Setup of v6:
## DWT
module DWT(clk, inp1,inp2,inp3,inp4,inp5,inp6,inp7,inp8, outp1,outp2,outp3,outp4,outp5,outp6,outp7,outp8,dwt_valid);
clock: 1.71 ns
lec_check: 0
cap_margin: 15
core_margin: 2
core_utilization: 72
cts_cluster_diameter: 351
cts_cluster_size: 100
place_density_lb_addon: 0.01
slew_margin: 20
tns_end_percent: 15
run.sh (not shown) runs the stock make flow with config.mk's settings and CLKGATE_MAP_FILE=.
In the summary table, v6 is marked failed, with error DPL-0033 raised in 4_1_cts.
Changes in v7 relative to v6:
Settings: CTS_CLUSTER_SIZE: 100 -> 37; TNS_END_PERCENT: 15 -> unset; CTS_CLUSTER_DIAMETER: 351 -> unset; CAP_MARGIN: 15 -> 20; CORE_UTILIZATION: 72 -> 63; PLACE_DENSITY_LB_ADDON: 0.01 -> unset; the clock period (ns, I/O delays scaled along): 1.71 -> 2.22.
==> results <==
- Complete run, failing final checks: v7, reason setup timing.
- v7 against v6: floorplan die height increased about 7%, die size increased 14%, setup slack after placement increased 350 ps.


## job 2811
DWT again, from the RTL that the note above started with.
Settings: LEC_CHECK=0, CAP_MARGIN=20, CORE_MARGIN=2, CORE_UTILIZATION=70, CTS_CLUSTER_SIZE=14, SETUP_SLACK_MARGIN=0.13, SLEW_MARGIN=10; clock period 2.47 ns.
Final checks on job 2811, whose flow otherwise completed, came back failing, citing setup timing.
Setup changes, job 2811 to job 6614
-- flow/config.mk --
<<< job 2811, line 8
>>> job 6614, line 8
export ABC_AREA = 1
<<< job 2811, line 10
export CORE_UTILIZATION = 70
export CTS_CLUSTER_SIZE = 14
export SETUP_SLACK_MARGIN = 0.13
export SLEW_MARGIN = 10
>>> job 6614, line 11
export CORE_UTILIZATION = 69
export SLEW_MARGIN = 20
==> flow/constraint.sdc <==
create_clock -name core_clock -period 2.97 [get_ports {clk}]
set_input_delay 0.5940 -clock core_clock [delete_from_list [all_inputs] [get_ports {clk}]]
set_output_delay 0.5940 -clock core_clock [all_outputs]
set_load 0.01 [all_outputs]
Looking at the reports, job 6614 completed the entire flow and the layout it produced met the timing, DRC and antenna checks.
Job 2811 → job 6614: final cycle utilization of the critical path shrank by 23 points; required time at the worst-slack endpoint shrank by 770 ps; multi-input logic area grew by about 6%.
Side by side, routed wire length turned out lower in job 6614 than in job 2811.
In job 6614 relative to job 2811, number of non-clock inverters had gone up by more than half.
Job 6614 reports a lower sequential logic power than job 2811 does.
Compared with job 2811, job 6614 shows a cell area reported after detailed placement that is 1800 um^2 higher.
In the flow results for job 6614 and job 2811, the yosys stat chip area is larger on job 6614.
Initial core utilization down 0.77 points in job 6614 wrt job 2811
> inputs changed (job 6614 -> job 3888)
-- flow/config.mk --
<<< job 6614, line 8
export ABC_AREA = 1
>>> job 3888, line 8
<<< job 6614, line 11
export CORE_UTILIZATION = 69
>>> job 3888, line 10
export CORE_UTILIZATION = 67
==> flow/constraint.sdc <==
create_clock -name core_clock -period 2.78 [get_ports {clk}]
set_input_delay 0.5560 -clock core_clock [delete_from_list [all_inputs] [get_ports {clk}]]
set_output_delay 0.5560 -clock core_clock [all_outputs]
set_load 0.01 [all_outputs]
### Flow results
- [compare] base=job 6614 new=job 3888: critical path depth went up 8, sequential fraction of total cell area went up 1.6 points, layout buffering overhead excluding clock cells went up 2.8 points.
- Startpoint of the most critical setup path = name[6].u0.pix_out[32]: job 3888; startpoint of the most critical setup path = x3.pixelcol_out2[35]: job 6614
- Chip area estimate from yosys synthesis of job 3888 falls short of that of job 6614 by a little under 10%.
- As far as final tally of hold violations goes, job 6614 and job 3888 are indistinguishable; the numbers are identical.
- Taking job 6614 as the reference, in job 3888 mux cell area share after synthesis now sits higher, delay of the slowest cell on the worst path now sits lower, initial antenna violation count now sits lower.
- Lower number of clock buffer instances in the layout among job 3888 and job 6614: job 6614
- Job 3888 ended up with x4.name[4].u1.pout[6] as its end point of the critical path; job 6614 ended up with outp7[35].
Here is what was changed in the inputs of job 9694 compared with job 3888.
-- flow/config.mk --
<<< job 3888, line 10
export CORE_UTILIZATION = 67
>>> job 9694, line 10
export CORE_UTILIZATION = 70
export CTS_CLUSTER_SIZE = 37
export HOLD_SLACK_MARGIN = 0.27
==> flow/constraint.sdc <==
create_clock -name core_clock -period 2.43 [get_ports {clk}]
set_input_delay 0.4860 -clock core_clock [delete_from_list [all_inputs] [get_ports {clk}]]
set_output_delay 0.4860 -clock core_clock [all_outputs]
set_load 0.01 [all_outputs]
Findings:
Job 9694 ends up with a worst hold slack that is 13 ps lower than in job 3888.
[compare] base=job 3888 new=job 9694: aggregate negative setup slack fell 3090 ps, total length of routed met3 wires saw an increase, core utilization grew by 6.8 points.
Comparing relative contribution of combinational cells to total power for job 9694 and job 3888, the bigger number came from job 9694.
The layout from job 9694, despite a flow that completed every stage, fails the layout checks, with the failing checks listed as setup timing.
Relative to job 3888, post-route total power has increased by about 22% in job 9694.
Of job 9694 and job 3888, it is job 9694 that has the lower horizontal extent of the die.
Job 9694 vs job 3888, clock insertion delay at the later pin of the skew report went up by 30 ps.


The RTL this note starts from:
==> flow/design.v <==
module avg(input clk, input [7:0]p1, input [7:0]p2, output reg [7:0]pout);
wire [7:0] outp;
assign outp = {1'b0 , p1[7:1]} + {1'b0 , p2[7:1]};
always@(posedge clk)
begin
	pout <= outp;
end 
endmodule
module subtract(input clk, input [7:0]p1, input [7:0]p2, output reg [7:0]pout);
wire [8:0] diff = {1'b0, p1} - {1'b0, p2};
wire [7:0] mag = diff[8] ? (8'd0 - diff[7:0]) : diff[7:0];
always@(posedge clk)
begin
	pout <= mag/2;
end 
endmodule
module wavelet_1d (clk ,pixel ,pix_out);
input clk ;
input [63:0] pixel ;
output reg [63:0] pix_out;
wire [63:0]pix_out_inter;
wire [63:0] out_illusion ;
genvar i;
	generate 
		for(i=0;i<4;i=i+1) 
		begin : name
			avg u0 (clk,pixel[16*i+7:16*i], pixel[16*i+15:16*i+8],out_illusion[8*i+7:8*i]);
			subtract u1 (clk,pixel[16*i+7:16*i], pixel[16*i+15:16*i+8],out_illusion[8*i+39:8*i+32]);
		end
	endgenerate 
	assign pix_out_inter = {out_illusion[31:0],out_illusion[63:32]};
always@(posedge clk)
	begin
		pix_out <= pix_out_inter;
	end
endmodule
module wavelet_2d (clk ,pixel_out1, pixel_out2 ,pixelcol_out1,pixelcol_out2,dwt_valid);
input clk ;
input [63:0] pixel_out1, pixel_out2 ;
output reg [63:0] pixelcol_out1,pixelcol_out2;
output reg dwt_valid;
wire [63:0]pixelcol1_inter,pixelcol2_inter;
wire [63:0] out_illusion20 ;
wire [63:0] out_illusion21;
genvar j;
	generate 
		for(j=0;j<8;j=j+1) 
		begin : name
			avg u0 (clk,pixel_out1[8*j+7:8*j], pixel_out2[8*j+7:8*j],out_illusion20[8*j+7:8*j]);
			subtract u1 (clk,pixel_out2[8*j+7:8*j], pixel_out1[8*j+7:8*j], out_illusion21[8*j+7:8*j]);
		end
	endgenerate 
	assign pixelcol1_inter = out_illusion20;
	assign pixelcol2_inter = out_illusion21;
always@(posedge clk)
	begin
		pixelcol_out1 <= pixelcol1_inter;
		pixelcol_out2 <= pixelcol2_inter;
	   dwt_valid <= 1'b1;
	end
endmodule
module DWT(clk, inp1,inp2,inp3,inp4,inp5,inp6,inp7,inp8, outp1,outp2,outp3,outp4,outp5,outp6,outp7,outp8,dwt_valid);
input clk;
input [63:0]inp1,inp2,inp3,inp4,inp5,inp6,inp7,inp8;
output [63:0] outp1,outp2,outp3,outp4,outp5,outp6,outp7,outp8;
output dwt_valid;
wire [63:0] inp_1d [7:0];
wire [63:0] out_1d [7:0];
wire dwt_valid1, dwt_valid2, dwt_valid3, dwt_valid4;
assign inp_1d [0] = inp1;
assign inp_1d [1] = inp2;
assign inp_1d [2] = inp3;
assign inp_1d [3] = inp4;
assign inp_1d [4] = inp5;
assign inp_1d [5] = inp6;
assign inp_1d [6] = inp7;
assign inp_1d [7] = inp8;
genvar j;
	generate 
		for(j=0;j<8;j=j+1) 
		begin : name
			wavelet_1d u0(clk,inp_1d[j],out_1d[j]);
		end
	endgenerate 
wavelet_2d x1 (clk, out_1d[0],out_1d[1],outp1,outp5,dwt_valid1);
wavelet_2d x2 (clk, out_1d[2],out_1d[3],outp2,outp6,dwt_valid2);
wavelet_2d x3 (clk, out_1d[4],out_1d[5],outp3,outp7,dwt_valid3);
wavelet_2d x4 (clk, out_1d[6],out_1d[7],outp4,outp8,dwt_valid4);
assign dwt_valid = dwt_valid1 && dwt_valid2 && dwt_valid3 && dwt_valid4;
endmodule
clock: 2.33 ns
lec_check: 0
cap_margin: 20
core_margin: 2
core_utilization: 72
cts_cluster_diameter: 32
cts_cluster_size: 14
place_density: 0.35
setup_slack_margin: -0.14
slew_margin: 10
The starting point died in global routing on GRT-0116.
Rerun with:
CTS_CLUSTER_DIAMETER = default   (was 32)
CTS_CLUSTER_SIZE = 39   (was 14)
PLACE_DENSITY = default   (was 0.35)
SETUP_SLACK_MARGIN = 0.68   (was -0.14)
SLEW_MARGIN = 20   (was 10)
clock period = 2.29 ns   (was 2.33 ns; I/O delays follow)
Outcome: The new run never finished: it broke off in clock tree synthesis, error DPL-0033. Die area does not change. Synthesized cell count is unchanged. Area after synthesis does not change.
Rerun with:
CORE_UTILIZATION = 63   (was 72)
CTS_CLUSTER_SIZE = default   (was 39)
PLACE_DENSITY = 0.57   (was default)
SETUP_SLACK_MARGIN = default   (was 0.68)
SLEW_MARGIN = 10   (was 20)
clock period = 1.54 ns   (was 2.29 ns; I/O delays follow)
With this change the flow failed in global routing, error DPL-0038.
Synthesized cell count stays the same.
Area after synthesis is unchanged.
Die size climbs by about a fifth.


// DWT: RTL as listed in full above, without the edits since
clock: 2.33 ns
lec_check: 0
cap_margin: 20
core_margin: 2
core_utilization: 69
cts_cluster_diameter: 354
cts_cluster_size: 14
setup_slack_margin: -0.14
slew_margin: 10
The first run finished but fails on setup timing.
Rerun with:
Settings changed: ABC_AREA set to 1, CORE_ASPECT_RATIO set to 1.32, CTS_CLUSTER_DIAMETER 354 to unset, CTS_CLUSTER_SIZE 14 to unset, SETUP_SLACK_MARGIN -0.14 to -0.13, SLEW_MARGIN 10 to 20.
Clock period 2.33 ns to 2.44 ns, I/O delays scaled along.
=>
- The changed run finished with setup timing left
- global-route usage went up by 0.53 points
- setup slack improved by 0.12 ns
- clock-buffer cell count went up by 65
- utilization went down by 3.4 points
- final area went up by a few percent
- power went down by a few percent
Rerun with:
Settings changed: ABC_AREA 1 to unset, CORE_ASPECT_RATIO 1.32 to unset, CORE_UTILIZATION 69 to 40, SETUP_SLACK_MARGIN -0.13 to unset.
Clock period 2.44 ns to 2.78 ns, I/O delays scaled along.
With this change the flow went through all stages and came out clean.
Via count came out lower by 27%.
Non-clock buffer count shrinks by 162.
Hold slack loses 0.011 ns.
Core utilization decreases by 34 points.
Clock skew rose by 0.0033 ns.
Register-to-register slack improved by 0.25 ns.
Setup slack gets better by 0.35 ns.
Synthesized cell count fell by about 26%.
Clock power decreases by about 4%.
Synthesized area fell by about 8%.
First-iteration DRC count falls by 66%.
Rerun with:
Settings changed: CORE_UTILIZATION 40 to 58.
Clock period 2.78 ns to 2.29 ns, I/O delays scaled along.
Result:
- This time the run finished but failed the layout checks on setup timing
- wire length grows by 3.8%
- total power grows by 25%
- clock skew shrinks by 0.020 ns
- combinational power grows by 33%
- sequential power grows by 22%
- first-iteration DRC count grows by 14%
- worst setup slack degrades by 0.38 ns
No activity file was given, so power comes from the tool's default toggle rates.
